===== flow/config.mk =====
export PLATFORM = sky130hd
export DESIGN_NAME = DT
export DESIGN_NICKNAME = DT
export VERILOG_FILES = /design/flow/design.v
export SDC_FILE = /design/flow/constraint.sdc
export NUM_CORES = 4
export LEC_CHECK = 0
export ABC_AREA = 1
export CAP_MARGIN = 20
export CELL_PAD_IN_SITES_GLOBAL_PLACEMENT = 0
export CORE_MARGIN = 2
export CORE_UTILIZATION = 72
export CTS_CLUSTER_SIZE = 57
export GPL_TIMING_DRIVEN = 1
export HOLD_SLACK_MARGIN = -0.1
export MAX_ROUTING_LAYER = met4
export PLACE_DENSITY_LB_ADDON = 0.12
export SETUP_SLACK_MARGIN = -0.15
export SLEW_MARGIN = 10
export TNS_END_PERCENT = 95

===== flow/constraint.sdc =====
create_clock -name core_clock -period 6.32 [get_ports {clk}]
set_input_delay 1.2640 -clock core_clock [delete_from_list [all_inputs] [get_ports {clk}]]
set_output_delay 1.2640 -clock core_clock [all_outputs]
set_load 0.01 [all_outputs]

===== flow/design.v =====
module ctrl(
        input                   clk,
        input                   reset,
        input                   init_en_2,
        input                   init_done,
        input                   for_load_done,
        input                   for_done,
        input                   for_op_done,
        input                   back_load_done,
        input                   back_done,
        output reg              init_en,
        output reg              for_en,
        output reg              for_load_en,
        output reg              back_en,
        output reg              back_load_en,
        output reg              sti_rd,
        output reg              res_wr,
        output reg              res_rd
        );
        parameter IDLE = 3'b000,  INIT = 3'b001, LOAD = 3'b010, FOR = 3'b011, BACK = 3'b100;
        reg [2:0] cstate, nstate;
        always@(posedge clk)begin
                if(!reset)
                        cstate <= 3'b0;
                else
                        cstate <= nstate;
        end
        always@*begin
                case(cstate)
                        IDLE:begin
                                if(!reset) nstate = IDLE;
                                else nstate = INIT;
                        end
                        INIT:begin
                                if(init_done)
                                        nstate = LOAD;
                                else
                                        nstate = INIT;
                        end
                        LOAD:begin
                                if(for_load_done)
                                        nstate = FOR;
                                else if(back_load_done)
                                        nstate = BACK;
                                else
                                        nstate = LOAD;
                        end
                        FOR:begin
                                if(for_done)
                                        nstate = LOAD;
                                else
                                        nstate = FOR;
                        end
                        BACK:begin
                                if(back_done)
                                        nstate = LOAD;
                                else
                                        nstate = BACK;
                        end
                        default: nstate = IDLE;
                endcase
        end
        always@*begin
                case(cstate)
                        IDLE:begin
                                init_en = 1'b0;
                                for_load_en = 1'b0;
                                for_en = 1'b0;
                                back_load_en = 1'b0;
                                back_en = 1'b0;
                                sti_rd = 1'b0;
                                res_wr = 1'b0;
                                res_rd = 1'b0;
                        end
                        INIT:begin
                                init_en = 1'b1;
                                for_load_en = 1'b0;
                                for_en = 1'b0;
                                back_load_en = 1'b0;
                                back_en = 1'b0;
                                sti_rd = 1'b1;   
                                res_wr = init_en_2;
                                res_rd = 1'b0;
                        end
                        LOAD:begin
                                init_en = 1'b0;
                                for_load_en = (!for_op_done);
                                for_en = 1'b0;
                                back_load_en = for_op_done;
                                back_en = 1'b0;
                                sti_rd = 1'b0;
                                res_wr = 1'b0;
                                res_rd = 1'b1;
                        end
                        FOR:begin
                                init_en = 1'b0;
                                for_load_en = 1'b1;
                                for_en = 1'b1;
                                back_load_en = 1'b0;
                                back_en = 1'b0;
                                sti_rd = 1'b0;
                                res_wr = 1'b1;
                                res_rd = 1'b0;
                        end
                        BACK:begin
                                init_en = 1'b0;
                                for_load_en = 1'b0;
                                for_en = 1'b0;
                                back_load_en = 1'b1;
                                back_en = 1'b1;
                                sti_rd = 1'b0;
                                res_wr = 1'b1;
                                res_rd = 1'b0;
                        end
                        default:begin
                                init_en = 1'b0;
                                for_load_en = 1'b0;
                                for_en = 1'b0;
                                back_load_en = 1'b0;
                                back_en = 1'b0;
                                sti_rd = 1'b0;
                                res_wr = 1'b0;
                                res_rd = 1'b0;
                        end
                endcase
        end
endmodule
module init(
        input                   clk,
        input                   reset,
        input                   init_en,
        input                   for_en,
        output  reg             init_en_2,
        output                  init_done,
        output  reg     [9:0]   sti_addr ,
        input           [15:0]  sti_di,
        output  reg     [13:0]  res_addr_init ,
        output  reg     [7:0]   res_do_init
        );
        reg [9:0]       cnt_sti;   
        reg [3:0]       cnt_ini;   
        reg [13:0]      cnt_res;   
        reg [7:0]       sti_tmp15;
        wire [9:0]      sti_addr_tmp;
        assign  init_done = (cnt_res == 14'h3FFF);
        always@(posedge clk)begin
                if(!reset)
                        cnt_ini <= 4'd15;
                else if(init_en)
                        cnt_ini <= cnt_ini - 1;   
        end
        always@(posedge clk)begin
                if(!reset)
                        cnt_sti <= 10'b0;
                else if(init_en && (cnt_ini == 4'd0))
                        cnt_sti <= cnt_sti + 1;
        end
        always@*begin
                if(init_en)
                        sti_addr = cnt_sti;
                else
                        sti_addr = 10'd0;
        end
        always@(posedge clk)begin
                if(init_en)
                        sti_tmp15 <= {6'b0, sti_di[0]};
        end
        always@(posedge clk)begin
                init_en_2 <= init_en;
        end
        always@(posedge clk)begin
                if(!reset)
                        cnt_res <= 14'b0;
                else if(init_en_2)
                        cnt_res <= cnt_res + 1;
        end
        always@*begin
                res_addr_init = cnt_res;
        end
        assign sti_addr_tmp = cnt_ini+1;
        always@*begin
                if(init_en_2)begin
                        if(cnt_ini == 4'hF)
                                res_do_init = 8'h00 | sti_tmp15;   
                        else
                                res_do_init = 8'h00 | {7'b0, sti_di[sti_addr_tmp]};   
                end
                else
                        res_do_init = 8'h00;
        end
endmodule
module forward(
        input                   clk,
        input                   reset,
        input                   for_load_en,
        input                   for_en,
        output                  for_load_done,
        output                  for_done,
        output  reg             for_op_done,
        output  reg     [13:0]  res_addr_for,
        output  reg     [7:0]   res_do_for,
        input           [7:0]   res_di
        );
        reg [13:0]      cur;    
        reg [2:0]       cnt_for;   
        reg [7:0]       pixel_tmp[4:0];
        reg [7:0]      min_tmp0, min_tmp1, for_out;
        assign pass = (cur[6:0] == 7'b0) || (cur[6:0] == 7'h7F) || (cur>= 14'h3F80) || (for_load_en && (cnt_for == 3'd0) && (res_di == 8'd0));
        assign for_load_done = (cnt_for == 4'd4);
        assign for_done = (cnt_for == 3'd5);
        always@(posedge clk)begin
                if(!reset)
                        cur <= 14'd128;   
                else if(pass ||(for_load_en && for_done))
                        cur <= cur + 1;
        end
        always@(posedge clk)begin
                if(!reset)
                        cnt_for <= 3'd0;
                else if(pass || (cnt_for == 3'd6))   
                        cnt_for <= 3'd0;
                else if((!pass) && for_load_en && (!for_op_done))
                        cnt_for <= cnt_for + 1;
        end
        always@(posedge clk)begin
                if(!reset)
                        for_op_done <= 1'b0;
                else if(for_load_en && (cur == 14'h3FFF))
                        for_op_done <= 1'b1;   
        end
        always@*begin
                case(cnt_for)
                        3'd0: res_addr_for = cur;
                        3'd1: res_addr_for = cur - 14'd129;
                        3'd2: res_addr_for = cur - 14'd128;
                        3'd3: res_addr_for = cur - 14'd127;
                        3'd4: res_addr_for = cur - 14'd1;
                        3'd5: res_addr_for = cur;   
                        default: res_addr_for = 14'd0;
                endcase
        end
        always@(posedge clk)begin
                if(!reset)begin
                        pixel_tmp[0] <= 8'hFF;
                        pixel_tmp[1] <= 8'hFF;
                        pixel_tmp[2] <= 8'hFF;
                        pixel_tmp[3] <= 8'hFF;
                        pixel_tmp[4] <= 8'hFF;
                end
                else if(  for_load_en && (!for_op_done))begin
                        pixel_tmp[cnt_for] <= res_di;
                end
        end
        always@*begin
                if(cnt_for == 3'd5)begin
                        min_tmp0 = (pixel_tmp[1] <= pixel_tmp[2])? pixel_tmp[1] : pixel_tmp[2];
                        min_tmp1 = (pixel_tmp[3] <= pixel_tmp[4])? pixel_tmp[3] : pixel_tmp[4];
                        for_out = (min_tmp0 <= min_tmp1)? min_tmp0+1 : min_tmp1+1;
                end
                else begin
                        min_tmp0 = 7'd0;
                        min_tmp1 = 7'd0;
                        for_out = 7'd0;
                end
        end
        always@*begin
                if(cnt_for >= 3'd5)
                        res_do_for = for_out;
                else
                        res_do_for = 7'd0;
        end
endmodule
module backward(
        input                   clk,
        input                   reset,
        input                   back_load_en,
        input                   back_en,
        output                  back_load_done,
        output                  back_done,
        output                  done,
        output  reg     [13:0]  res_addr_back,
        output  reg     [7:0]   res_do_back,
        input           [7:0]   res_di
        );
        reg [13:0]      cur;    
        reg [2:0]       cnt_back;   
        reg [7:0]       pixel_tmp[4:0];
        reg             back_op_done;
        reg [7:0]      min_tmp0, min_tmp1, min_tmp2, back_out;
        assign pass = (cur[6:0] == 7'b0) || (cur[6:0] == 7'h7F);
        assign back_load_done = (cnt_back == 4'd4);
        assign back_done = (cnt_back == 3'd5);
        assign done = back_op_done;
        always@(posedge clk)begin
                if(!reset)
                        cur <= 14'h3F7E;   
                else if(pass || (back_load_en && back_done))
                        cur <= cur - 1;
        end
        always@(posedge clk)begin
                if(!reset)
                        cnt_back <= 3'd0;
                else if(pass || (cnt_back == 3'd6))
                        cnt_back <= 3'd0;
                else if((!pass) && back_load_en && (!back_op_done))
                        cnt_back <= cnt_back + 1;
        end
        always@(posedge clk)begin
                if(!reset)
                        back_op_done <= 1'b0;
                else if(cur == 14'h0001)
                        back_op_done <= 1'b1;
        end
        always@*begin
                case(cnt_back)
                        3'd0: res_addr_back = cur;
                        3'd1: res_addr_back = cur + 1;
                        3'd2: res_addr_back = cur + 127;
                        3'd3: res_addr_back = cur + 128;
                        3'd4: res_addr_back = cur + 129;
                        3'd5: res_addr_back = cur;   
                        default: res_addr_back = 14'd0;
                endcase
        end
        always@(posedge clk)begin
                if(!reset)begin
                        pixel_tmp[0] <= 8'hFF;
                        pixel_tmp[1] <= 8'hFF;
                        pixel_tmp[2] <= 8'hFF;
                        pixel_tmp[3] <= 8'hFF;
                        pixel_tmp[4] <= 8'hFF;
                end
                else if(back_load_en && (!back_op_done))
                        pixel_tmp[cnt_back] <= res_di;
        end
        always@*begin
                if(cnt_back == 3'd5)begin
                        min_tmp0 = (pixel_tmp[0] <= (pixel_tmp[1]+1))? pixel_tmp[0] : (pixel_tmp[1] + 1);
                        min_tmp1 = ((pixel_tmp[2]+1) <= (pixel_tmp[3]+1))? (pixel_tmp[2]+1) : (pixel_tmp[3]+1);
                        min_tmp2 = ((pixel_tmp[4]+1) <= min_tmp1)? (pixel_tmp[4]+1) : min_tmp1;
                        back_out = (min_tmp0 <= min_tmp2)? min_tmp0 : min_tmp2;
                end
                else begin
                        min_tmp0 = 7'd0;
                        min_tmp1 = 7'd0;
                        min_tmp2 = 7'd0;
                        back_out = 7'd0;
                end
        end
        always@*begin
                if(cnt_back >= 3'd5)
                        res_do_back = back_out;
                else
                        res_do_back = 7'd0;
        end
endmodule
module DT(
        input                   clk,
        input                   reset,
        output                  done,
        output                  sti_rd,
        output  [9:0]           sti_addr,
        input   [15:0]          sti_di,
        output                  res_wr,
        output                  res_rd,
        output  reg [13:0]      res_addr,
        output  reg [7:0]       res_do,
        input   [7:0]           res_di
        );
        wire [7:0] res_do_init, res_do_for, res_do_back;
        wire [13:0] res_addr_init, res_addr_for, res_addr_back;
        wire init_en, init_en_2, load_en, for_load_en, for_en, back_load_en, back_en;
        wire init_done, for_load_done, back_load_done, for_done, for_op_done, back_done;
        always@*begin
                case({init_en_2, for_en, back_en})
                        3'b100: res_do = res_do_init;
                        3'b010: res_do = res_do_for;
                        3'b001: res_do = res_do_back;
                        default:res_do = 8'd0;
                endcase
        end
        always@*begin
                case({init_en_2, for_load_en, back_load_en})
                        3'b100: res_addr = res_addr_init;
                        3'b010: res_addr = res_addr_for;
                        3'b001: res_addr = res_addr_back;
                        default:res_addr = 14'b0;
                endcase
        end
        init u_init(.clk(clk),
                    .reset(reset),
                    .init_en(init_en),
                    .for_en(for_en),
                    .init_done(init_done),
                    .init_en_2(init_en_2),
                    .sti_addr(sti_addr),
                    .sti_di(sti_di),
                    .res_addr_init(res_addr_init),
                    .res_do_init(res_do_init)
                    );
        forward u_for(.clk(clk),
                      .reset(reset),
                      .for_load_en(for_load_en),
                      .for_en(for_en),
                      .for_load_done(for_load_done),
                      .for_done(for_done),
                      .for_op_done(for_op_done),
                      .res_addr_for(res_addr_for),
                      .res_do_for(res_do_for),
                      .res_di(res_di)
                      );
        backward u_back(.clk(clk),
                        .reset(reset),
                        .back_load_en(back_load_en),
                        .back_en(back_en),
                        .back_load_done(back_load_done),
                        .back_done(back_done),
                        .done(done),
                        .res_addr_back(res_addr_back),
                        .res_do_back(res_do_back),
                        .res_di(res_di)
                        );
        ctrl u_ctrl(.clk(clk),
                    .reset(reset),
                    .init_en_2(init_en_2),
                    .init_done(init_done),
                    .for_load_done(for_load_done),
                    .for_done(for_done),
                    .for_op_done(for_op_done),
                    .back_load_done(back_load_done),
                    .back_done(back_done),
                    .init_en(init_en),
                    .for_en(for_en),
                    .for_load_en(for_load_en),
                    .back_en(back_en),
                    .back_load_en(back_load_en),
                    .sti_rd(sti_rd),
                    .res_wr(res_wr),
                    .res_rd(res_rd)
                    );
endmodule

===== flow/run.sh =====
#!/bin/bash
# the make line also repeats each setting of config.mk as NAME=value (left out here)
make -C /OpenROAD-flow-scripts/flow DESIGN_CONFIG=/design/flow/config.mk WORK_HOME=/design/flow/orfs CLKGATE_MAP_FILE= finish

==> flow_summary.toml, run 1 <==
# implementation run metrics
[die]
ios = 62
die_w_um = 129.8
die_area_um2 = 16850
coreArea_um2 = 15310
fp-utilization = 0.7443
rows = 45
die_h_um = 129.8

[placement]
dpl_cell_area_um2 = 12610
gp_congestion = 0.9603
port_buffers = 61
preCtsSetupSlack_ns = -0.4820
dp_hpwl_um = 24030

[synthesis]
syn_area_um2 = 11400
most_common_cell = "nand2_1"
ys_top_logic_family = "simple AND/OR/NAND/NOR gates"
synthAoiAreaFrac = 0.1227
synth_flops = 143
synthFlopType = "edfxtp_1"
synth_stat.cells = 1591
ys_sh_mux = 0
ys_warn_count = 7
common_cells = "nand2_1 (390), inv_1 (207), nand3_1 (165), nor2_1 (102), ha_1 (100)"
top_cell_area_share = 0.1923
xor_area_frac = 0.02459
yosysTopAreaCell = "edfxtp_1"
edf_count = 73
ys_sh_simple = 0.3374
synth_cells = 1591
yosys.area_share.adder = 0.1133
synth_seq_share = 0.3153
synthArstFlopShare = 0
synth_chip_area_um2 = 11400
postSynthAreaPerCell_um2 = 7.164
topCellsByArea = "edfxtp_1 (19%), nand2_1 (13%), dfxtp_1 (12%)"
syn-num-nets = 1719
synthDistinctLibCells = 64

[cts]
cts_max_level = 4
cts.path.max_buffers = 2
clock-sinks = 143
cts_buffers = 17
cts-root-buf = "clkbuf_16"

[global_route]
grt_overflow_total = 9
grt.total_usage = 0.7984

[status]
error_message = "[ERROR GRT-0232] Routing congestion too high. Check the congestion heatmap in the GUI."
stop_stage = "5_1_grt"
status = "aborted with a tool error"
==> what timing repair did <==
item                                    4_1_cts
setup buffers                                18
endpoints found under the setup margin        8
cloned                                        1
resized                                     130
hold buffers                                  0
pin swaps                                    60
==> stage by stage <==
stage | power [mW] | setup TNS (ns) | instances | hold slack (ns)
after floorplan | 1.215 | 0 | 1591 | 0.4130
after global placement | 1.289 | -0.5547 | 1900 | 0.4165
after detailed placement | 1.298 | -3.769 | 1900 | 0.4307
after CTS | 2.352 | -2.012 | 1951 | 0.4444
==> per-layer routing <==
layer  track usage  GRT overflow
met1        0.8068             0
met2        0.9014             3
met3        0.7114             1
met4        0.7008             5
met5             -             -
==> inputs of run 2 (changes only) <==
- ABC_AREA: 1 -> default
- CAP_MARGIN: 20 -> 0
- CELL_PAD_IN_SITES_GLOBAL_PLACEMENT: 0 -> default
- CORE_MARGIN: 2 -> 7
- CORE_UTILIZATION: 72 -> 40
- CTS_CLUSTER_SIZE: 57 -> default
- GPL_TIMING_DRIVEN: 1 -> default
- HOLD_SLACK_MARGIN: -0.1 -> 0.02
- MAX_ROUTING_LAYER: met4 -> default
- PLACE_DENSITY_LB_ADDON: 0.12 -> default
- SETUP_SLACK_MARGIN: -0.15 -> default
- SLEW_MARGIN: 10 -> 20
- TNS_END_PERCENT: 95 -> default
- clock period: 6.32 -> 9.0 ns (I/O delays scaled with it)
==> run 2 against run 1 <==
Effect of this change:
- synthesized cell count shrank 24%
- now clean on timing, DRC and antenna
- area after synthesis shrank 5.7%
- die area is 88% higher
==> flow_summary.toml, run 2 <==
# yosys + openroad results
[status]
status = "no timing/DRC/antenna violations"

[timing]
tightest_slew_ns = 1.068
fin_ws_ns = 0.5052
setup_tns_ns = 0
fin_crit_ns = 8.495
whs_ns = 0.4781
hold_violations = 0
rsz0062_at_grt = "false"
fin_skew_ns = 0.009003
period_used_share = 0.9439
slew_headroom = 0.2855
setup-violations-final = 0
fmax_mhz = 117.7
drv_slew = 0

[pwr]
switchingPower_mw = 0.4386
power_leakage_nw = 4.888
vdd_ir_drop_max_mv = 0.1164
p_clk_frac = 0.424
powerDensity_nw_per_um2 = 135.4
p_int_mw = 1.224
p_comb_mw = 0.245
combPwrFrac = 0.148
pg_seq_mw = 0.712
power_mw = 1.663
pwr-share-seq = 0.428
p_sw_frac = 0.2638
clk-power_mw = 0.705
top_power_group = "sequential cells"

[cts]
clock-sinks = 143
ctsHoldBuffers = 0
cts.path.max_buffers = 2
cts-root-buf = "clkbuf_16"
cts_buffers = 17
clk_pin_slew_worst_paths_ns = 0.06
cts_max_level = 4
cts_tree = "done"
clock.latency.late_pin_ns = 0.42

[worst_setup_path]
cpPeakStageDelay_ns = 0.59
crit_path_end_kind = "output pin"
cpMostUsedCell = "ha_1"
crit_path_start_kind = "flip-flop"
worstSetupEndpoint = "res_do[2]"
critPathArrivalTime_ns = 6.69
critical_path_depth = 29
crit_required_ns = 7.20
critical_path.startpoint = "u_back.pixel_tmp[2][0]"
rrSetupSlack_ns = 6.28
cp_max_fo = 10
reg2reg_from = "u_for.cnt_for[0]"
cp_num_buf_inv = 3
r2r_cells = 11
crit_family = "AND-OR/OR-AND gates"
slowest_stage = "clkdlybuf4s50_1"
r2r_end = "u_for.cur[11]"
crit_type = "flip-flop to output pin"

[routing]
wire_per_inst_um = 16.34
drcViolationCount = 0
routed_wl_um = 26260
drt-vias-per-instance = 5.448
ant_nets = 0
insertedDiodeCount = 0
drt_iter0_drc = 515
vias = 8755
firstDrtPassIters = 6

[flow_run]
warning_count = 40
maxCapViolations = 0

[synthesis]
synthAoiAreaFrac = 0.1528
synth_flops = 143
synthArstFlopShare = 0
synth_seq_share = 0.3344
common_cells = "nand2_1 (120), ha_1 (100), nor2_1 (87), inv_1 (79), edfxtp_1 (73)"
synth_chip_area_um2 = 10750
yosys.area_share.adder = 0.1202
xor_area_frac = 0.07230
synthFlopType = "edfxtp_1"
synth_cells = 1210
syn_area_um2 = 10750
synthDistinctLibCells = 87
top_cell_area_share = 0.2040
topCellsByArea = "edfxtp_1 (20%), dfxtp_1 (13%), ha_1 (12%)"
most_common_cell = "nand2_1"
postSynthAreaPerCell_um2 = 8.881
syn-num-nets = 1338
ys_warn_count = 7
ys_sh_simple = 0.2298
edf_count = 73
yosysTopAreaCell = "edfxtp_1"
synth_stat.cells = 1210
ys_top_logic_family = "simple AND/OR/NAND/NOR gates"
ys_sh_mux = 0.04587

[die]
die_area_um2 = 31650
die_w_um = 177.9
rows = 59
ios = 62
die_h_um = 177.9
fp-utilization = 0.4101
coreArea_um2 = 26210

[min_path]
holdPathStages = 2
holdCritStartpoint = "u_ctrl.cstate[0]"
min_path_type = "flip-flop to flip-flop"
hold-path-endpoint = "u_ctrl.cstate[3]"

[layout]
area_delta_synth_final_pct = 14.24
n_fill_cell = 2503
final_nets = 1387
final_cell_area_um2 = 12280

[global_route]
antenna_found_initial = 0
grt_overflow_total = 0
grt_pass1_vias = 8566
grt.total_usage = 0.1677
grt_pass1_wl_um = 43040
grt_max_degree = 47

[placement]
dp_hpwl_um = 20110
dpl_cell_area_um2 = 11650
preCtsSetupSlack_ns = 0.8088
port_buffers = 61
gp_congestion = 0.9103
run 2: layout make-up:
| type | count | area (um^2) | share of cell area |
|---|---|---|---|
| flip-flops and latches | 143 | 3593 | 0.2927 |
| clock inverters | 10 | 98.84 | 0.008051 |
| clock buffers | 22 | 496.7 | 0.04046 |
| well taps | 335 | 419.2 | 0.03414 |
| inverters | 81 | 304.0 | 0.02477 |
| repair buffers | 71 | 685.7 | 0.05585 |
| multi-input cells | 945 | 6679 | 0.5440 |
run 2: through the flow:
step | util | std cells
3_5_place_dp | 0.4446 | 1572
2_1_floorplan | - | 1210
5_1_grt | 0.4685 | 1607
6_report | 0.4685 | 1607
4_1_cts | 0.4674 | 1604
3_3_place_gp | 0.4446 | 1572
run 2: timing repair:
action / in CTS / in global routing
buffers inserted: 0 / 3
setup endpoints to repair: 0 / 8
resized: 0 / 2
run 2: metal layers:
layer  wire length [um]  global-route usage  vias up
li1                   -                   -     4442
met1              12510              0.2179     4113
met2              12350              0.2785      163
met3                774             0.02553       37
met4                622             0.06395        0
met5                  0                   0        -
==> inputs of run 3 (changes only) <==
- ABC_AREA: default -> 1
- CAP_MARGIN: 0 -> 20
- CORE_MARGIN: 7 -> 2
- CORE_UTILIZATION: 40 -> 65
- HOLD_SLACK_MARGIN: 0.02 -> -0.09
- SETUP_SLACK_MARGIN: default -> -0.31
- TNS_END_PERCENT: default -> 5
- clock period: 9.0 -> 5.29 ns (I/O delays scaled with it)
==> run 3 against run 2 <==
Effect of this change:
- now fails the layout checks on negative setup slack
- cell area is 12% higher
- critical path depth is 5 higher
- global-route usage is 17 points higher
- register-to-register slack worse by 3.5 ns
- via count is 32% higher
- utilization is 33 points higher
- largest cell class unchanged
- sequential cell count stayed put
- cell count is 23% higher
- setup slack worse by 1.9 ns
- sequential share of layout area is 3.2 points lower
- power is 63% higher
==> flow_summary.toml, run 3 <==
# yosys + openroad results
[synthesis]
xor_area_frac = 0.02459
syn-num-nets = 1719
ys_sh_mux = 0
ys_warn_count = 7
synth_chip_area_um2 = 11400
postSynthAreaPerCell_um2 = 7.164
syn_area_um2 = 11400
synth_cells = 1591
common_cells = "nand2_1 (390), inv_1 (207), nand3_1 (165), nor2_1 (102), ha_1 (100)"
synth_seq_share = 0.3153
synth_stat.cells = 1591
topCellsByArea = "edfxtp_1 (19%), nand2_1 (13%), dfxtp_1 (12%)"
synthDistinctLibCells = 64
synthAoiAreaFrac = 0.1227
yosys.area_share.adder = 0.1133
synthFlopType = "edfxtp_1"
edf_count = 73
synth_flops = 143
most_common_cell = "nand2_1"
synthArstFlopShare = 0
top_cell_area_share = 0.1923
ys_sh_simple = 0.3374
ys_top_logic_family = "simple AND/OR/NAND/NOR gates"
yosysTopAreaCell = "edfxtp_1"

[timing]
slew_headroom = 0.3608
fin_crit_ns = 6.653
hold_violations = 0
rsz0062_at_grt = "true"
fmax_mhz = 150.3
tightest_slew_ns = 0.9552
setup-violations-final = 8
fin_ws_ns = -1.363
setup_tns_ns = -10.80
fin_skew_ns = 0.007010
period_used_share = 1.258
drv_slew = 0

[worst_setup_path]
r2r_end = "u_for.pixel_tmp[1][5]"
rrSetupSlack_ns = 2.80
crit_path_start_kind = "flip-flop"
critPathArrivalTime_ns = 5.59
cp_max_fo = 8
slowest_stage = "edfxtp_1"
worstSetupEndpoint = "res_do[6]"
critical_path_depth = 34
crit_type = "flip-flop to output pin"
critical_path.startpoint = "u_back.pixel_tmp[3][0]"
r2r_cells = 7
cpMostUsedCell = "nand2_1"
crit_path_end_kind = "output pin"
crit_family = "simple AND/OR/NAND/NOR gates"
reg2reg_from = "u_ctrl.cstate[2]"
crit_required_ns = 4.23
cpPeakStageDelay_ns = 0.42
cp_num_buf_inv = 6

[pwr]
vdd_ir_drop_max_mv = 0.2062
combPwrFrac = 0.121
powerDensity_nw_per_um2 = 196.9
power_mw = 2.712
p_clk_frac = 0.435
pwr-share-seq = 0.445
top_power_group = "sequential cells"
switchingPower_mw = 0.7280
p_int_mw = 1.984
p_comb_mw = 0.327
pg_seq_mw = 1.21
clk-power_mw = 1.18
p_sw_frac = 0.2684
power_leakage_nw = 6.184

[cts]
clk_pin_slew_worst_paths_ns = 0.06
cts_tree = "done"
cts-root-buf = "clkbuf_16"
cts.path.max_buffers = 2
cts_buffers = 17
clock.latency.late_pin_ns = 0.43
clock-sinks = 143
cts_max_level = 4

[routing]
drt-vias-per-instance = 5.861
ant_nets = 0
drt_iter0_drc = 963
wire_per_inst_um = 16.66
routed_wl_um = 32830
drcViolationCount = 0
firstDrtPassIters = 7
vias = 11550
insertedDiodeCount = 0

[flow_run]
warning_count = 45
maxCapViolations = 0

[global_route]
grt_pass1_wl_um = 50100
grt_pass1_vias = 10550
grt.total_usage = 0.3408
grt_overflow_total = 0
grt_max_degree = 39
antenna_found_initial = 0

[min_path]
hold-path-endpoint = "u_ctrl.cstate[3]"
min_path_type = "flip-flop to flip-flop"
holdCritStartpoint = "u_ctrl.cstate[0]"
holdPathStages = 2

[layout]
n_fill_cell = 1236
final_cell_area_um2 = 13770
final_core_util = 0.7989
area_delta_synth_final_pct = 20.81
final_nets = 1860

[placement]
dpl_cell_area_um2 = 12650
preCtsSetupSlack_ns = -1.073
dp_hpwl_um = 22400
gp_congestion = 0.9790
port_buffers = 61

[die]
die_h_um = 136.4
die_area_um2 = 18610
coreArea_um2 = 17240
die_w_um = 136.4
rows = 48
ios = 62
fp-utilization = 0.6613

[status]
failed_layout_checks = "negative setup slack"
status = "finished with violations"
run 3: cell type report:
class	instances	area (um^2)	share of cell area
clock buffers	19	432.9	0.03144
clock inverters	13	141.4	0.01027
inverters	234	883.3	0.06415
multi-input cells	1192	7222	0.5244
flip-flops and latches	143	3593	0.2609
well taps	225	281.5	0.02044
repair buffers	144	1216	0.08832
run 3: metrics by stage:
step / cells / hold slack (ns)
floorplan: 1591 / 0.4130
global placement: 1910 / 0.4199
detailed placement: 1910 / 0.4443
CTS: 1963 / 0.4691
global route: 1970 / 0.5128
finish: 1970 / 0.4663
run 3: what timing repair did:
action	CTS	global route
cloned	1	0
pin swaps	47	22
endpoints found under the setup margin	8	8
setup buffers	21	7
resized	98	16
hold buffers	0	0
run 3: layer usage:
layer | part of all wire | wire length, um | vias to the layer above | track usage
met3 | 0.069 | 2278 | 143 | 0.06562
li1 | - | - | 5604 | -
met1 | 0.40 | 13200 | 5281 | 0.4183
met2 | 0.48 | 15760 | 518 | 0.5743
met4 | 0.048 | 1588 | 0 | 0.1655
met5 | 0 | 0 | - | 0
==> inputs of run 4 (changes only) <==
- ABC_AREA: 1 -> 0
- CAP_MARGIN: 20 -> 5
- CELL_PAD_IN_SITES_GLOBAL_PLACEMENT: default -> 3
- CORE_MARGIN: 2 -> 7
- CORE_UTILIZATION: 65 -> 55
- CTS_CLUSTER_DIAMETER: default -> 198
- CTS_CLUSTER_SIZE: default -> 24
- GPL_ROUTABILITY_DRIVEN: default -> 0
- HOLD_SLACK_MARGIN: -0.09 -> default
- MAX_ROUTING_LAYER: default -> met4
- PLACE_DENSITY: default -> 0.41
- SETUP_SLACK_MARGIN: -0.31 -> default
- SLEW_MARGIN: 20 -> 25
- TNS_END_PERCENT: 5 -> default
- clock period: 5.29 -> 8.03 ns (I/O delays scaled with it)
==> run 4 against run 3 <==
Effect of this change:
- the flow now stops in 3_1_place_gp_skip_io
- area after synthesis decreased by 5.7%
- die area increased by 27%
- synthesized cell count down 24%
==> flow_summary.toml, run 4 <==
# implementation run metrics
[status]
status = "aborted with a tool error"
stop_stage = "3_1_place_gp_skip_io"
error_message = "[ERROR GPL-0301] Utilization 116.722 % exceeds 100%."

[synthesis]
synthFlopType = "edfxtp_1"
synth_stat.cells = 1210
synthAoiAreaFrac = 0.1528
ys_sh_simple = 0.2298
yosys.area_share.adder = 0.1202
ys_sh_mux = 0.04587
topCellsByArea = "edfxtp_1 (20%), dfxtp_1 (13%), ha_1 (12%)"
synth_seq_share = 0.3344
yosysTopAreaCell = "edfxtp_1"
postSynthAreaPerCell_um2 = 8.881
top_cell_area_share = 0.2040
synth_chip_area_um2 = 10750
synthArstFlopShare = 0
synth_cells = 1210
edf_count = 73
ys_warn_count = 7
ys_top_logic_family = "simple AND/OR/NAND/NOR gates"
common_cells = "nand2_1 (120), ha_1 (100), nor2_1 (87), inv_1 (79), edfxtp_1 (73)"
xor_area_frac = 0.07230
syn-num-nets = 1338
most_common_cell = "nand2_1"
syn_area_um2 = 10750
synth_flops = 143
synthDistinctLibCells = 87

[die]
rows = 50
die_area_um2 = 23650
coreArea_um2 = 18960
fp-utilization = 0.5669
die_w_um = 153.8
die_h_um = 153.8
==> inputs of run 5 (changes only) <==
- ABC_AREA: 0 -> 1
- CAP_MARGIN: 5 -> 15
- CELL_PAD_IN_SITES_GLOBAL_PLACEMENT: 3 -> default
- CORE_ASPECT_RATIO: default -> 0.5
- CORE_MARGIN: 7 -> 2
- CORE_UTILIZATION: 55 -> 67
- CTS_CLUSTER_DIAMETER: 198 -> 338
- CTS_CLUSTER_SIZE: 24 -> 98
- GPL_ROUTABILITY_DRIVEN: 0 -> default
- MAX_ROUTING_LAYER: met4 -> default
- PLACE_DENSITY: 0.41 -> default
- SETUP_SLACK_MARGIN: default -> -0.8
- SLEW_MARGIN: 25 -> 20
- TNS_END_PERCENT: default -> 20
- clock period: 8.03 -> 9.0 ns (I/O delays scaled with it)
==> run 5 against run 4 <==
Effect of this change:
- now clean on timing, DRC and antenna
- area after synthesis rose by 6.1%
- die area fell by 23%
- synthesized cell count rose by 31%
==> flow_summary.toml, run 5 <==
# yosys + openroad results
[worst_setup_path]
cp_num_buf_inv = 6
worstSetupEndpoint = "res_do[2]"
r2r_cells = 7
crit_type = "flip-flop to output pin"
cp_max_fo = 9
cpMostUsedCell = "nand2_1"
cpPeakStageDelay_ns = 0.54
critPathArrivalTime_ns = 6.43
crit_path_end_kind = "output pin"
crit_required_ns = 7.20
critical_path.startpoint = "u_back.pixel_tmp[3][0]"
slowest_stage = "clkdlybuf4s50_1"
crit_path_start_kind = "flip-flop"
rrSetupSlack_ns = 6.58
crit_family = "simple AND/OR/NAND/NOR gates"
critical_path_depth = 36
reg2reg_from = "u_ctrl.cstate[2]"
r2r_end = "u_for.pixel_tmp[1][7]"

[layout]
area_delta_synth_final_pct = 12.21
final_core_util = 0.7744
layoutNonFillerInstCount = 1892
final_nets = 1780
n_fill_cell = 1254

[routing]
wire_per_inst_um = 15.92
drt_iter0_drc = 1000
drcViolationCount = 0
drt-vias-per-instance = 5.879
routed_wl_um = 30130
ant_nets = 0
vias = 11120
firstDrtPassIters = 6
insertedDiodeCount = 0

[synthesis]
yosys.area_share.adder = 0.1133
synth_flops = 143
postSynthAreaPerCell_um2 = 7.164
synthFlopType = "edfxtp_1"
synth_stat.cells = 1591
synth_chip_area_um2 = 11400
common_cells = "nand2_1 (390), inv_1 (207), nand3_1 (165), nor2_1 (102), ha_1 (100)"
synthArstFlopShare = 0
syn_area_um2 = 11400
ys_sh_simple = 0.3374
yosysTopAreaCell = "edfxtp_1"
xor_area_frac = 0.02459
syn-num-nets = 1719
synth_cells = 1591
synth_seq_share = 0.3153
edf_count = 73
most_common_cell = "nand2_1"
ys_warn_count = 7
top_cell_area_share = 0.1923
topCellsByArea = "edfxtp_1 (19%), nand2_1 (13%), dfxtp_1 (12%)"
synthAoiAreaFrac = 0.1227
synthDistinctLibCells = 64
ys_top_logic_family = "simple AND/OR/NAND/NOR gates"
ys_sh_mux = 0

[cts]
cts-root-buf = "clkbuf_16"
cts_resized = 0
cts_tree = "done"
post_cts_buffers = 0
cts_max_level = 4
clk_pin_slew_worst_paths_ns = 0.07
ctsHoldBuffers = 0
cts.path.max_buffers = 2
cts_buffers = 17
clock-sinks = 143
clock.latency.late_pin_ns = 0.44

[flow_run]
warning_count = 42
maxCapViolations = 0

[pwr]
pwr-share-seq = 0.441
switchingPower_mw = 0.4724
clk-power_mw = 0.699
p_int_mw = 1.135
p_clk_frac = 0.435
power_leakage_nw = 5.770
p_sw_frac = 0.2938
vdd_ir_drop_max_mv = 0.1173
top_power_group = "sequential cells"
pg_seq_mw = 0.708
combPwrFrac = 0.124
powerDensity_nw_per_um2 = 125.7
p_comb_mw = 0.200

[timing]
fin_crit_ns = 8.228
tightest_slew_ns = 1.014
period_used_share = 0.9142
fmax_mhz = 121.5
setup_tns_ns = 0
hold_violations = 0
fin_skew_ns = 0.009934
slew_headroom = 0.3170
rsz0062_at_grt = "false"
setup-violations-final = 0
drv_slew = 0

[die]
rows = 33
coreArea_um2 = 16520
die_area_um2 = 18140
die_w_um = 188.5
fp-utilization = 0.6902
ios = 62
die_h_um = 96.23

[global_route]
grt.total_usage = 0.3351
antenna_found_initial = 0
grt_pass1_wl_um = 48370
grt_max_degree = 44
grt_pass1_vias = 10180
grt_overflow_total = 0

[min_path]
holdPathStages = 2
hold-path-endpoint = "u_ctrl.cstate[3]"
min_path_type = "flip-flop to flip-flop"
holdCritStartpoint = "u_ctrl.cstate[0]"

[placement]
port_buffers = 61
dp_hpwl_um = 22580
dp_cells = 1860
gp_congestion = 0.9421

[status]
status = "no timing/DRC/antenna violations"
-- run 5: routing by layer --
layer / GRT usage / wire (um) / up-vias
li1: - / - / 5429
met1: 0.4394 / 13210 / 5132
met2: 0.5800 / 13860 / 510
met3: 0.04703 / 2496 / 53
met4: 0.1107 / 561 / 0
met5: 0 / 0 / -
-- run 5: area by class of cell --
cell class                 instances  area, um^2  area share
timing repair buffer              65       640.6     0.05009
clock inverter                    14       137.6     0.01076
clock buffer                      18       439.2     0.03434
multi-input combinational       1191        6817      0.5330
tap                              227       284.0     0.02221
sequential                       143        3593      0.2810
inverter                         234       878.3     0.06868
-- run 5: stage by stage --
| step | hold WS [ns] | power, mW | setup WS [ns] | area, um^2 |
|---|---|---|---|---|
| 6_report | 0.4438 | 1.607 | 0.7722 | 12790 |
| 5_1_grt | 0.4836 | 1.653 | 0.2708 | 12790 |
| 4_1_cts | 0.4502 | 1.598 | 0.8890 | 12790 |
| 3_5_place_dp | 0.4311 | 0.9111 | 1.390 | 12210 |
| 3_3_place_gp | 0.4210 | 0.9020 | 1.631 | 12210 |
| 2_1_floorplan | 0.4130 | 0.8530 | 2.425 | 11400 |
==> inputs of run 6 (changes only) <==
- ABC_AREA: 1 -> default
- CAP_MARGIN: 15 -> 20
- CORE_ASPECT_RATIO: 0.5 -> default
- CORE_UTILIZATION: 67 -> 71
- CTS_CLUSTER_DIAMETER: 338 -> default
- CTS_CLUSTER_SIZE: 98 -> 35
- SETUP_SLACK_MARGIN: -0.8 -> 1.27
- TNS_END_PERCENT: 20 -> default
- clock period: 9.0 -> 8.14 ns (I/O delays scaled with it)
==> run 6 against run 5 <==
Effect of this change:
- now fails the layout checks on negative setup slack
- cell count fell by 22%
- power up 13%
- clock skew increased by 0.0027 ns
- area after synthesis fell by 5.7%
- utilization up 7.9 points
- sequential share of layout area rose by 0.67 points
- die area down 11%
- synthesized cell count fell by 24%
- clock-buffer cell count did not move
==> flow_summary.toml, run 6 <==
# yosys + openroad results
[status]
status = "finished with violations"
failed_layout_checks = "negative setup slack"

[worst_setup_path]
slowest_stage = "a21oi_1"
worstSetupEndpoint = "res_do[3]"
r2r_end = "u_for.pixel_tmp[2][7]"
r2r_cells = 7
crit_type = "flip-flop to output pin"
cp_num_buf_inv = 4
cpPeakStageDelay_ns = 0.44
cp_max_fo = 6
crit_path_start_kind = "flip-flop"
critPathArrivalTime_ns = 6.56
crit_path_end_kind = "output pin"
crit_family = "AND-OR/OR-AND gates"
critical_path_depth = 28
reg2reg_from = "u_ctrl.cstate[2]"
rrSetupSlack_ns = 5.15
crit_required_ns = 6.51
critical_path.startpoint = "u_back.pixel_tmp[3][3]"

[timing]
slew_headroom = 0.3234
period_used_share = 1.006
rsz0062_at_grt = "true"
fin_ws_ns = -0.05139
fin_crit_ns = 8.191
fmax_mhz = 122.1
fin_skew_ns = 0.01261
hold_violations = 0
drv_slew = 0
setup-violations-final = 6
tightest_slew_ns = 1.004

[die]
ios = 62
die_h_um = 127.0
die_w_um = 127.0
rows = 44
coreArea_um2 = 14640
die_area_um2 = 16140
fp-utilization = 0.7339

[synthesis]
synthDistinctLibCells = 87
synth_cells = 1210
ys_sh_mux = 0.04587
common_cells = "nand2_1 (120), ha_1 (100), nor2_1 (87), inv_1 (79), edfxtp_1 (73)"
synth_seq_share = 0.3344
synth_stat.cells = 1210
synthArstFlopShare = 0
synthFlopType = "edfxtp_1"
synth_flops = 143
topCellsByArea = "edfxtp_1 (20%), dfxtp_1 (13%), ha_1 (12%)"
yosysTopAreaCell = "edfxtp_1"
syn_area_um2 = 10750
postSynthAreaPerCell_um2 = 8.881
synth_chip_area_um2 = 10750
ys_warn_count = 7
ys_sh_simple = 0.2298
ys_top_logic_family = "simple AND/OR/NAND/NOR gates"
top_cell_area_share = 0.2040
yosys.area_share.adder = 0.1202
most_common_cell = "nand2_1"
synthAoiAreaFrac = 0.1528
xor_area_frac = 0.07230
edf_count = 73
syn-num-nets = 1338

[global_route]
antenna_found_initial = 0
grt_pass1_vias = 8964
grt_pass1_wl_um = 43820
grt_max_degree = 47
grt.total_usage = 0.3336
grt_overflow_total = 0

[pwr]
p_sw_frac = 0.2779
p_int_mw = 1.315
pwr-share-seq = 0.432
pg_seq_mw = 0.788
power_mw = 1.822
top_power_group = "sequential cells"
p_comb_mw = 0.266
switchingPower_mw = 0.5062
clk-power_mw = 0.767
power_leakage_nw = 5.045
powerDensity_nw_per_um2 = 145.8
combPwrFrac = 0.146
p_clk_frac = 0.421
vdd_ir_drop_max_mv = 0.1454

[placement]
port_buffers = 61
dp_hpwl_um = 18680
dpl_cell_area_um2 = 11440
dp_cells = 1418
gp_congestion = 0.9177
preCtsSetupSlack_ns = 0.1479

[min_path]
min_path_type = "flip-flop to flip-flop"
holdCritStartpoint = "u_ctrl.cstate[0]"
holdPathStages = 2
hold-path-endpoint = "u_ctrl.cstate[3]"

[flow_run]
maxCapViolations = 0
warning_count = 44

[layout]
final_core_util = 0.8530
area_delta_synth_final_pct = 16.24
layoutNonFillerInstCount = 1471
final_cell_area_um2 = 12490
final_nets = 1402

[routing]
wire_per_inst_um = 20.27
drcViolationCount = 0
insertedDiodeCount = 0
ant_nets = 0
vias = 9691
drt-vias-per-instance = 6.588
firstDrtPassIters = 7
drt_iter0_drc = 885
routed_wl_um = 29810

[cts]
clk_pin_slew_worst_paths_ns = 0.07
cts_max_level = 4
cts_tree = "done"
ctsHoldBuffers = 0
clock.latency.late_pin_ns = 0.43
cts-root-buf = "clkbuf_16"
clock-sinks = 143
cts_buffers = 17
cts.path.max_buffers = 2
-- run 6: repair_timing --
action | in CTS | in global routing
resized | 57 | 35
cloned | 0 | 0
endpoints found under the hold margin | 0 | 0
endpoints found under the setup margin | 8 | 8
pin swaps | 16 | 21
setup buffers | 13 | 8
-- run 6: layout make-up --
type,instances,area (um^2)
Clock buffer,18,429.2
Multi-Input combinational cell,945,7024
Sequential cell,143,3593
Inverter,81,304.0
Timing Repair Buffer,86,765.7
Fill cell,821,2152
Tap cell,184,230.2
Clock inverter,14,145.1
-- run 6: per-stage QoR --
step | TNS, ns | hold WS, ns
floorplan | 0 | 0.4130
global placement | 0 | 0.4253
detailed placement | 0 | 0.4456
CTS | 0 | 0.4611
global route | -3.102 | 0.4878
finish | -0.2403 | 0.4697
-- run 6: metal layers --
metal / share of wire / track usage / vias up
met5: 0 / 0 / -
met4: 0.045 / 0.1034 / 0
met3: 0.078 / 0.05151 / 126
met2: 0.48 / 0.5772 / 544
met1: 0.40 / 0.4339 / 4540
li1: - / - / 4481
==> inputs of run 7 (changes only) <==
- CELL_PAD_IN_SITES_GLOBAL_PLACEMENT: default -> 2
- CORE_ASPECT_RATIO: default -> 0.8
- CORE_UTILIZATION: 71 -> 48
- CTS_CLUSTER_SIZE: 35 -> default
- GPL_TIMING_DRIVEN: default -> 1
- PLACE_DENSITY_LB_ADDON: default -> 0.27
- SETUP_SLACK_MARGIN: 1.27 -> -0.43
- TNS_END_PERCENT: default -> 40
- clock period: 8.14 -> 10.7 ns (I/O delays scaled with it)
==> run 7 against run 6 <==
Effect of this change:
- power is 24% lower
- cell area fell by 2.4%
- register-to-register slack gained 2.8 ns
- hold slack got worse by 0.031 ns
- the run now finishes clean
- clock skew down 0.0018 ns
- non-clock buffer count is 16 lower
- critical path type unchanged
- setup slack better by 1.6 ns
- utilization down 29 points
==> flow_summary.toml, run 7 <==
# yosys + openroad results
[status]
status = "no timing/DRC/antenna violations"

[timing]
setup_tns_ns = 0
fin_skew_ns = 0.01081
tightest_slew_ns = 1.060
setup-violations-final = 0
fin_crit_ns = 9.133
period_used_share = 0.8536
whs_ns = 0.4383
drv_slew = 0
hold_violations = 0
rsz0062_at_grt = "false"
slew_headroom = 0.2910
fmax_mhz = 109.5
fin_ws_ns = 1.567

[die]
ios = 62
rows = 48
die_area_um2 = 23610
coreArea_um2 = 21800
die_w_um = 171.3
fp-utilization = 0.4929
die_h_um = 137.8

[cts]
clock.latency.late_pin_ns = 0.44
cts.path.max_buffers = 2
ctsHoldBuffers = 0
clk_pin_slew_worst_paths_ns = 0.07
cts_resized = 0
cts_buffers = 17
cts_tree = "done"
cts-root-buf = "clkbuf_16"
cts_max_level = 4
post_cts_buffers = 0
clock-sinks = 143

[pwr]
switchingPower_mw = 0.3937
top_power_group = "sequential cells"
p_sw_frac = 0.2843
pg_seq_mw = 0.600
p_clk_frac = 0.417
clk-power_mw = 0.577
power_leakage_nw = 4.874
p_comb_mw = 0.208
combPwrFrac = 0.150
powerDensity_nw_per_um2 = 113.6
vdd_ir_drop_max_mv = 0.1074
power_mw = 1.385
pwr-share-seq = 0.433
p_int_mw = 0.9910

[routing]
routed_wl_um = 26570
wire_per_inst_um = 16.91
vias = 8650
drcViolationCount = 0
insertedDiodeCount = 0
drt-vias-per-instance = 5.506
drt_iter0_drc = 556
firstDrtPassIters = 5
ant_nets = 0

[placement]
dp_hpwl_um = 20020
dp_cells = 1539
port_buffers = 61
dpl_cell_area_um2 = 11620
gp_congestion = 0.8848
preCtsSetupSlack_ns = 2.125

[layout]
final_cell_area_um2 = 12190
final_nets = 1386
final_core_util = 0.5591
area_delta_synth_final_pct = 13.41
layoutNonFillerInstCount = 1571

[worst_setup_path]
reg2reg_from = "u_for.cnt_for[0]"
cp_num_buf_inv = 3
crit_family = "AND-OR/OR-AND gates"
cp_max_fo = 10
critPathArrivalTime_ns = 6.99
r2r_cells = 11
crit_required_ns = 8.56
rrSetupSlack_ns = 7.98
worstSetupEndpoint = "res_do[0]"
slowest_stage = "clkdlybuf4s50_1"
crit_path_start_kind = "flip-flop"
cpPeakStageDelay_ns = 0.52
critical_path_depth = 28
critical_path.startpoint = "u_back.pixel_tmp[2][0]"
crit_type = "flip-flop to output pin"
r2r_end = "u_for.cur[11]"
crit_path_end_kind = "output pin"

[min_path]
holdCritStartpoint = "u_ctrl.cstate[0]"
min_path_type = "flip-flop to flip-flop"
hold-path-endpoint = "u_ctrl.cstate[3]"
holdPathStages = 2

[global_route]
antenna_found_initial = 0
grt_max_degree = 47
grt_pass1_vias = 8107
grt.total_usage = 0.2366
grt_overflow_total = 0
grt_pass1_wl_um = 43010

[synthesis]
topCellsByArea = "edfxtp_1 (20%), dfxtp_1 (13%), ha_1 (12%)"
syn_area_um2 = 10750
synthAoiAreaFrac = 0.1528
ys_sh_simple = 0.2298
synthFlopType = "edfxtp_1"
yosysTopAreaCell = "edfxtp_1"
xor_area_frac = 0.07230
ys_warn_count = 7
postSynthAreaPerCell_um2 = 8.881
edf_count = 73
yosys.area_share.adder = 0.1202
synth_seq_share = 0.3344
ys_top_logic_family = "simple AND/OR/NAND/NOR gates"
synth_flops = 143
most_common_cell = "nand2_1"
synthDistinctLibCells = 87
common_cells = "nand2_1 (120), ha_1 (100), nor2_1 (87), inv_1 (79), edfxtp_1 (73)"
syn-num-nets = 1338
top_cell_area_share = 0.2040
synthArstFlopShare = 0
synth_stat.cells = 1210
ys_sh_mux = 0.04587
synth_cells = 1210
synth_chip_area_um2 = 10750

[flow_run]
maxCapViolations = 0
warning_count = 40
## run 7: layout make-up
class / instances / area [um^2]
Tap cell: 300 / 375.4
Sequential cell: 143 / 3593
Multi-Input combinational cell: 945 / 6673
Clock buffer: 18 / 450.4
Clock inverter: 14 / 113.9
Fill cell: 2043 / 9613
Timing Repair Buffer: 70 / 678.2
Inverter: 81 / 304.0
## run 7: metal layers
metal | part of all wire | vias to the layer above | track usage
met5 | 0 | - | 0
met4 | 0.012 | 0 | 0.06544
met3 | 0.044 | 25 | 0.03620
met2 | 0.41 | 161 | 0.3378
met1 | 0.53 | 4019 | 0.3661
li1 | - | 4445 | -
==> inputs of run 8 (changes only) <==
- CAP_MARGIN: 20 -> 15
- CELL_PAD_IN_SITES_GLOBAL_PLACEMENT: 2 -> default
- CORE_ASPECT_RATIO: 0.8 -> default
- CORE_UTILIZATION: 48 -> 71
- CTS_CLUSTER_SIZE: default -> 35
- GPL_TIMING_DRIVEN: 1 -> default
- PLACE_DENSITY_LB_ADDON: 0.27 -> default
- SETUP_SLACK_MARGIN: -0.43 -> -0.64
- TNS_END_PERCENT: 40 -> default
- clock period: 10.7 -> 6.77 ns (I/O delays scaled with it)
==> run 8 against run 7 <==
Effect of this change:
- now fails the layout checks on negative setup slack
- area after synthesis is the same
- die area shrank 32%
- power grew 58%
- highest routed layer unchanged
==> flow_summary.toml, run 8 <==
# yosys + openroad results
[die]
ios = 62
die_area_um2 = 16140
die_h_um = 127.0
rows = 44
die_w_um = 127.0
fp-utilization = 0.7339
coreArea_um2 = 14640

[layout]
logic_area_um2 = 6837
final_core_util = 0.8581
n_fill_cell = 842
area_delta_synth_final_pct = 16.93
final_cell_area_um2 = 12570
final_nets = 1432
layoutNonFillerInstCount = 1501
seqCellArea_um2 = 3593

[routing]
firstDrtPassIters = 6
insertedDiodeCount = 0
drt_iter0_drc = 842
vias = 9459
ant_nets = 0
drcViolationCount = 0
drt-vias-per-instance = 6.302
wire_per_inst_um = 18.45
routed_wl_um = 27690

[pwr]
clk-power_mw = 0.925
switchingPower_mw = 0.6147
vdd_ir_drop_max_mv = 0.1706
p_sw_frac = 0.2801
p_int_mw = 1.580
powerDensity_nw_per_um2 = 174.6
top_power_group = "sequential cells"
p_comb_mw = 0.322
combPwrFrac = 0.147
p_clk_frac = 0.421
power_leakage_nw = 5.189
pwr-share-seq = 0.432
pg_seq_mw = 0.948

[min_path]
holdPathStages = 2
min_path_type = "flip-flop to flip-flop"
hold-path-endpoint = "u_ctrl.cstate[3]"
holdCritStartpoint = "u_ctrl.cstate[0]"

[synthesis]
most_common_cell = "nand2_1"
synthDistinctLibCells = 87
synth_stat.cells = 1210
yosysTopAreaCell = "edfxtp_1"
ys_sh_simple = 0.2298
syn-num-nets = 1338
xor_area_frac = 0.07230
synthArstFlopShare = 0
syn_area_um2 = 10750
common_cells = "nand2_1 (120), ha_1 (100), nor2_1 (87), inv_1 (79), edfxtp_1 (73)"
synth_cells = 1210
ys_warn_count = 7
yosys.area_share.adder = 0.1202
synth_chip_area_um2 = 10750
synthAoiAreaFrac = 0.1528
synth_seq_share = 0.3344
top_cell_area_share = 0.2040
synthFlopType = "edfxtp_1"
ys_sh_mux = 0.04587
postSynthAreaPerCell_um2 = 8.881
ys_top_logic_family = "simple AND/OR/NAND/NOR gates"
topCellsByArea = "edfxtp_1 (20%), dfxtp_1 (13%), ha_1 (12%)"
edf_count = 73
synth_flops = 143

[global_route]
grt_pass1_wl_um = 44040
grt.total_usage = 0.3357
grt_max_degree = 47
grt_overflow_total = 0
antenna_found_initial = 0
grt_pass1_vias = 8983

[worst_setup_path]
reg2reg_from = "u_ctrl.cstate[2]"
crit_path_start_kind = "flip-flop"
crit_family = "AND-OR/OR-AND gates"
slowest_stage = "edfxtp_1"
critPathArrivalTime_ns = 6.12
critical_path_depth = 31
cp_max_fo = 8
worstSetupEndpoint = "res_do[3]"
crit_path_end_kind = "output pin"
crit_type = "flip-flop to output pin"
cp_num_buf_inv = 5
r2r_cells = 5
rrSetupSlack_ns = 4.02
r2r_end = "u_back.pixel_tmp[4][1]"
cpPeakStageDelay_ns = 0.43
cpMostUsedCell = "o21a_1"
critical_path.startpoint = "u_back.pixel_tmp[2][0]"
crit_required_ns = 5.42

[timing]
drv_slew = 0
hold_violations = 0
tightest_slew_ns = 0.9667
fin_crit_ns = 7.473
setup-violations-final = 8
slew_headroom = 0.3532
fin_skew_ns = 0.008641
period_used_share = 1.104
fin_ws_ns = -0.7033
fmax_mhz = 133.8

[cts]
cts.path.max_buffers = 2
cts_buffers = 17
clk_pin_slew_worst_paths_ns = 0.07
clock-sinks = 143
cts-root-buf = "clkbuf_16"
clock.latency.late_pin_ns = 0.43
cts_tree = "done"
cts_max_level = 4
ctsHoldBuffers = 0

[placement]
dp_hpwl_um = 19370
port_buffers = 61
dp_cells = 1461
preCtsSetupSlack_ns = -0.3101
dpl_cell_area_um2 = 11760
gp_congestion = 0.9166

[flow_run]
warning_count = 42
maxCapViolations = 0

[status]
status = "finished with violations"
failed_layout_checks = "negative setup slack"
-- run 8: metrics by stage --
step / TNS [ns] / power [mW] / hold slack (ns)
final: -5.299 / 2.194 / 0.4623
after global routing: -6.757 / 2.266 / 0.5034
after CTS: -4.673 / 2.189 / 0.4616
after detailed placement: -2.103 / 1.282 / 0.4403
after global placement: -0.9289 / 1.274 / 0.4227
after floorplan: 0 / 1.199 / 0.4130
-- run 8: routing by layer --
layer / GRT usage / share of wire
met2: 0.5882 / 0.50
met3: 0.05109 / 0.055
met1: 0.4373 / 0.43
met4: 0.08856 / 0.023
met5: 0 / 0
-- run 8: layout make-up --
cell class                      count  share of cell area
Tap cell                          184             0.01832
Inverter                           81             0.02420
Clock buffer                       17             0.03385
Multi-Input combinational cell    945              0.5441
Sequential cell                   143              0.2860
Timing Repair Buffer              116             0.08165
Clock inverter                     15             0.01195
-- run 8: timing repair --
action / in CTS / in global routing
gates resized: 6 / 38
setup endpoints to repair: 8 / 8
setup buffers: 6 / 6
pin swaps: 5 / 15
==> inputs of run 9 (changes only) <==
- ABC_AREA: default -> 1
- CAP_MARGIN: 15 -> 20
- CORE_UTILIZATION: 71 -> 68
- CTS_CLUSTER_DIAMETER: default -> 232
- CTS_CLUSTER_SIZE: 35 -> default
- SETUP_SLACK_MARGIN: -0.64 -> default
- clock period: 6.77 -> 5.83 ns (I/O delays scaled with it)
==> run 9 against run 8 <==
Effect of this change:
- the layout still fails its checks (negative setup slack)
- non-clock buffer count is 18 higher
- cell count is 30% higher
- area after synthesis is 6.1% higher
==> flow_summary.toml, run 9 <==
# yosys + openroad results
[worst_setup_path]
cp_num_buf_inv = 7
rrSetupSlack_ns = 3.43
cpPeakStageDelay_ns = 0.48
critical_path.startpoint = "u_back.pixel_tmp[2][1]"
worstSetupEndpoint = "res_do[2]"
crit_path_end_kind = "output pin"
r2r_end = "u_for.pixel_tmp[4][1]"
r2r_cells = 7
critPathArrivalTime_ns = 5.83
crit_required_ns = 4.66
crit_family = "simple AND/OR/NAND/NOR gates"
cp_max_fo = 8
slowest_stage = "edfxtp_1"
reg2reg_from = "u_ctrl.cstate[4]"
crit_type = "flip-flop to output pin"
crit_path_start_kind = "flip-flop"
cpMostUsedCell = "nand2_1"
critical_path_depth = 34

[synthesis]
synth_stat.cells = 1591
edf_count = 73
synth_chip_area_um2 = 11400
syn-num-nets = 1719
synthDistinctLibCells = 64
yosys.area_share.adder = 0.1133
topCellsByArea = "edfxtp_1 (19%), nand2_1 (13%), dfxtp_1 (12%)"
ys_warn_count = 7
synthFlopType = "edfxtp_1"
common_cells = "nand2_1 (390), inv_1 (207), nand3_1 (165), nor2_1 (102), ha_1 (100)"
yosysTopAreaCell = "edfxtp_1"
synth_cells = 1591
top_cell_area_share = 0.1923
postSynthAreaPerCell_um2 = 7.164
synth_flops = 143
syn_area_um2 = 11400
ys_sh_mux = 0
synth_seq_share = 0.3153
xor_area_frac = 0.02459
most_common_cell = "nand2_1"
synthArstFlopShare = 0
ys_top_logic_family = "simple AND/OR/NAND/NOR gates"
ys_sh_simple = 0.3374
synthAoiAreaFrac = 0.1227

[layout]
layoutNonFillerInstCount = 1954
final_nets = 1849
final_cell_area_um2 = 13870
area_delta_synth_final_pct = 21.71

[timing]
tightest_slew_ns = 0.9405
fin_skew_ns = 0.01271
period_used_share = 1.200
fin_ws_ns = -1.167
slew_headroom = 0.3707
drv_slew = 0
fin_crit_ns = 6.997
setup-violations-final = 8
hold_violations = 0
fmax_mhz = 142.9
rsz0062_at_grt = "true"
setup_tns_ns = -9.190

[routing]
routed_wl_um = 36250
wire_per_inst_um = 18.55
drcViolationCount = 0
ant_nets = 0
firstDrtPassIters = 8
insertedDiodeCount = 0
drt_iter0_drc = 1255
vias = 12080
drt-vias-per-instance = 6.183

[pwr]
p_comb_mw = 0.302
p_clk_frac = 0.453
p_sw_frac = 0.2639
top_power_group = "the clock network"
switchingPower_mw = 0.6739
vdd_ir_drop_max_mv = 0.1907
combPwrFrac = 0.118
pg_seq_mw = 1.09
power_leakage_nw = 6.231
powerDensity_nw_per_um2 = 184.1
power_mw = 2.554
p_int_mw = 1.880
clk-power_mw = 1.16
pwr-share-seq = 0.429

[placement]
dp_cells = 1896
preCtsSetupSlack_ns = -0.6749
dp_hpwl_um = 22350
port_buffers = 61
dpl_cell_area_um2 = 12540
gp_congestion = 0.9771

[die]
ios = 62
die_area_um2 = 17810
rows = 47
fp-utilization = 0.6922
coreArea_um2 = 16470
die_w_um = 133.5
die_h_um = 133.5

[min_path]
holdCritStartpoint = "u_ctrl.cstate[0]"
hold-path-endpoint = "u_ctrl.cstate[3]"
holdPathStages = 2
min_path_type = "flip-flop to flip-flop"

[cts]
cts_max_level = 4
ctsHoldBuffers = 0
cts_tree = "done"
cts-root-buf = "clkbuf_16"
clk_pin_slew_worst_paths_ns = 0.07
clock.latency.late_pin_ns = 0.43
clock-sinks = 143
cts_buffers = 17
cts.path.max_buffers = 2

[global_route]
grt.total_usage = 0.3573
grt_pass1_wl_um = 51360
grt_max_degree = 36
antenna_found_initial = 0
grt_pass1_vias = 10780
grt_overflow_total = 0

[status]
failed_layout_checks = "negative setup slack"
status = "finished with violations"

[flow_run]
warning_count = 44
maxCapViolations = 0
-- run 9: repair_timing --
| item | 4_1_cts | 5_1_grt |
|---|---|---|
| endpoints found under the setup margin | 8 | 8 |
| buffers inserted | 15 | 11 |
| gates cloned | 0 | 0 |
| gates resized | 91 | 50 |
| pin swaps | 43 | 22 |
-- run 9: through the flow --
| step | utilization | hold slack, ns |
|---|---|---|
| 2_1_floorplan | - | 0.4130 |
| 5_1_grt | 0.8426 | 0.4966 |
| 6_report | 0.8426 | 0.4684 |
| 3_5_place_dp | 0.7619 | 0.4526 |
| 3_3_place_gp | 0.7619 | 0.4192 |
| 4_1_cts | 0.8195 | 0.4739 |
-- run 9: routing by layer --
layer / part of all wire / up-vias / GRT usage / routed length [um]
met5: 0 / - / 0 / 0
li1: - / 5566 / - / -
met1: 0.38 / 5527 / 0.4496 / 13600
met4: 0.067 / 0 / 0.1702 / 2411
met3: 0.090 / 234 / 0.05099 / 3250
met2: 0.47 / 754 / 0.6074 / 16980
-- run 9: layout make-up --
| cell class | count | area [um^2] |
|---|---|---|
| clock buffer | 22 | 475.5 |
| clock inverter | 10 | 135.1 |
| fill | 997 | 2592 |
| inverter | 234 | 885.9 |
| multi-input combinational | 1191 | 7347 |
| sequential | 143 | 3593 |
| tap | 220 | 275.3 |
| timing repair buffer | 134 | 1161 |
==> inputs of run 10 (changes only) <==
- ABC_AREA: 1 -> default
- CORE_UTILIZATION: 68 -> 8
- CTS_CLUSTER_DIAMETER: 232 -> default
- clock period: 5.83 -> 11.3 ns (I/O delays scaled with it)
==> run 10 against run 9 <==
Effect of this change:
- now clean on timing, DRC and antenna
- wire length decreased by 16%
- clock power down 45%
- via count is 27% lower
- sequential cell count is the same
- synthesized cell count shrank 24%
- clock-buffer cell count decreased by 3
- clock skew up 0.0055 ns
- sequential share of layout area is 0.44 points lower
- hold slack worse by 0.0034 ns
- cell area up 1.7%
==> flow_summary.toml, run 10 <==
# yosys + openroad results
[pwr]
p_sw_frac = 0.2675
pwr-share-seq = 0.404
switchingPower_mw = 0.3761
power_mw = 1.406
top_power_group = "the clock network"
p_clk_frac = 0.454
vdd_ir_drop_max_mv = 0.1143
p_int_mw = 1.030
clk-power_mw = 0.638
p_comb_mw = 0.200
pg_seq_mw = 0.568
power_leakage_nw = 4.886
powerDensity_nw_per_um2 = 99.59
combPwrFrac = 0.142

[worst_setup_path]
cp_max_fo = 10
cp_num_buf_inv = 3
slowest_stage = "clkdlybuf4s50_1"
crit_path_start_kind = "flip-flop"
reg2reg_from = "u_ctrl.cstate[2]"
rrSetupSlack_ns = 8.22
worstSetupEndpoint = "res_do[0]"
crit_type = "flip-flop to output pin"
critical_path_depth = 29
crit_path_end_kind = "output pin"
critPathArrivalTime_ns = 6.89
r2r_cells = 7
r2r_end = "u_for.pixel_tmp[2][0]"
crit_family = "AND-OR/OR-AND gates"
crit_required_ns = 9.04
cpPeakStageDelay_ns = 0.53
critical_path.startpoint = "u_back.pixel_tmp[2][0]"

[cts]
cts-root-buf = "clkbuf_16"
cts_tree = "done"
cts_max_level = 4
cts_resized = 0
clk_pin_slew_worst_paths_ns = 0.07
clock.latency.late_pin_ns = 0.47
cts.path.max_buffers = 2
cts_buffers = 17
clock-sinks = 143
post_cts_buffers = 0
ctsHoldBuffers = 0

[placement]
port_buffers = 61
dp_hpwl_um = 23440
gp_congestion = 0.8245

[die]
die_w_um = 370.5
ios = 62
rows = 134
fp-utilization = 0.08052
die_h_um = 370.5
die_area_um2 = 137300
coreArea_um2 = 133500

[min_path]
min_path_type = "flip-flop to flip-flop"
holdCritStartpoint = "u_ctrl.cstate[0]"
holdPathStages = 2
hold-path-endpoint = "u_ctrl.cstate[3]"

[timing]
setup-violations-final = 0
fin_crit_ns = 9.154
drv_slew = 0
fin_skew_ns = 0.01824
rsz0062_at_grt = "false"
tightest_slew_ns = 0.9304
hold_violations = 0
period_used_share = 0.8101
slew_headroom = 0.3775
fmax_mhz = 109.2
setup_tns_ns = 0

[synthesis]
synthAoiAreaFrac = 0.1528
synth_chip_area_um2 = 10750
ys_sh_mux = 0.04587
topCellsByArea = "edfxtp_1 (20%), dfxtp_1 (13%), ha_1 (12%)"
postSynthAreaPerCell_um2 = 8.881
ys_top_logic_family = "simple AND/OR/NAND/NOR gates"
syn_area_um2 = 10750
ys_warn_count = 7
ys_sh_simple = 0.2298
syn-num-nets = 1338
common_cells = "nand2_1 (120), ha_1 (100), nor2_1 (87), inv_1 (79), edfxtp_1 (73)"
xor_area_frac = 0.07230
synth_seq_share = 0.3344
top_cell_area_share = 0.2040
yosysTopAreaCell = "edfxtp_1"
synthFlopType = "edfxtp_1"
synthDistinctLibCells = 87
synth_stat.cells = 1210
synthArstFlopShare = 0
synth_flops = 143
most_common_cell = "nand2_1"
yosys.area_share.adder = 0.1202
edf_count = 73
synth_cells = 1210

[routing]
vias = 8803
ant_nets = 0
drcViolationCount = 0
drt_iter0_drc = 571
drt-vias-per-instance = 2.897
routed_wl_um = 30450
firstDrtPassIters = 5
wire_per_inst_um = 10.02

[global_route]
busiest_layer = "met1"
grt_pass1_wl_um = 48200
met3_usage = 0.01538
antenna_found_initial = 1
grt_pass1_vias = 8668
grt_max_degree = 47
gr-usage-met2 = 0.06415
grt.total_usage = 0.04540
grt_overflow_total = 0
grt_use_met1 = 0.06480

[layout]
final_nets = 1384
area_delta_synth_final_pct = 31.34

[flow_run]
maxCapViolations = 0
warning_count = 40

[status]
status = "no timing/DRC/antenna violations"
-- run 10: metal layers --
metal | vias up | routed length, um
met5 | - | 13
met3 | 31 | 1981
met2 | 204 | 12220
met1 | 4124 | 15800
met4 | 2 | 429
li1 | 4442 | -
-- run 10: layout make-up --
cell class	count	area [um^2]
Fill cell	15500	119300
Multi-Input combinational cell	945	6694
Sequential cell	143	3593
Inverter	81	304.0
Timing Repair Buffer	68	663.1
Antenna cell	2	5.005
Clock buffer	19	432.9
Tap cell	1768	2212
Clock inverter	13	210.2
-- run 10: through the flow --
step | utilization | instance area, um^2 | instances | setup WS [ns] | hold WS (ns)
3_5_place_dp | 0.1009 | 13470 | 3005 | 2.657 | 0.4489
6_report | 0.1058 | 14110 | 3039 | 2.146 | 0.4650
3_3_place_gp | 0.1009 | 13470 | 3005 | 2.752 | 0.4226
5_1_grt | 0.1057 | 14110 | 3037 | 1.412 | 0.5176
2_1_floorplan | - | 10750 | 1210 | 3.802 | 0.4130
4_1_cts | 0.1057 | 14110 | 3037 | 2.149 | 0.4655
Power figures rest on the tool's default switching activity, not on a simulated workload.
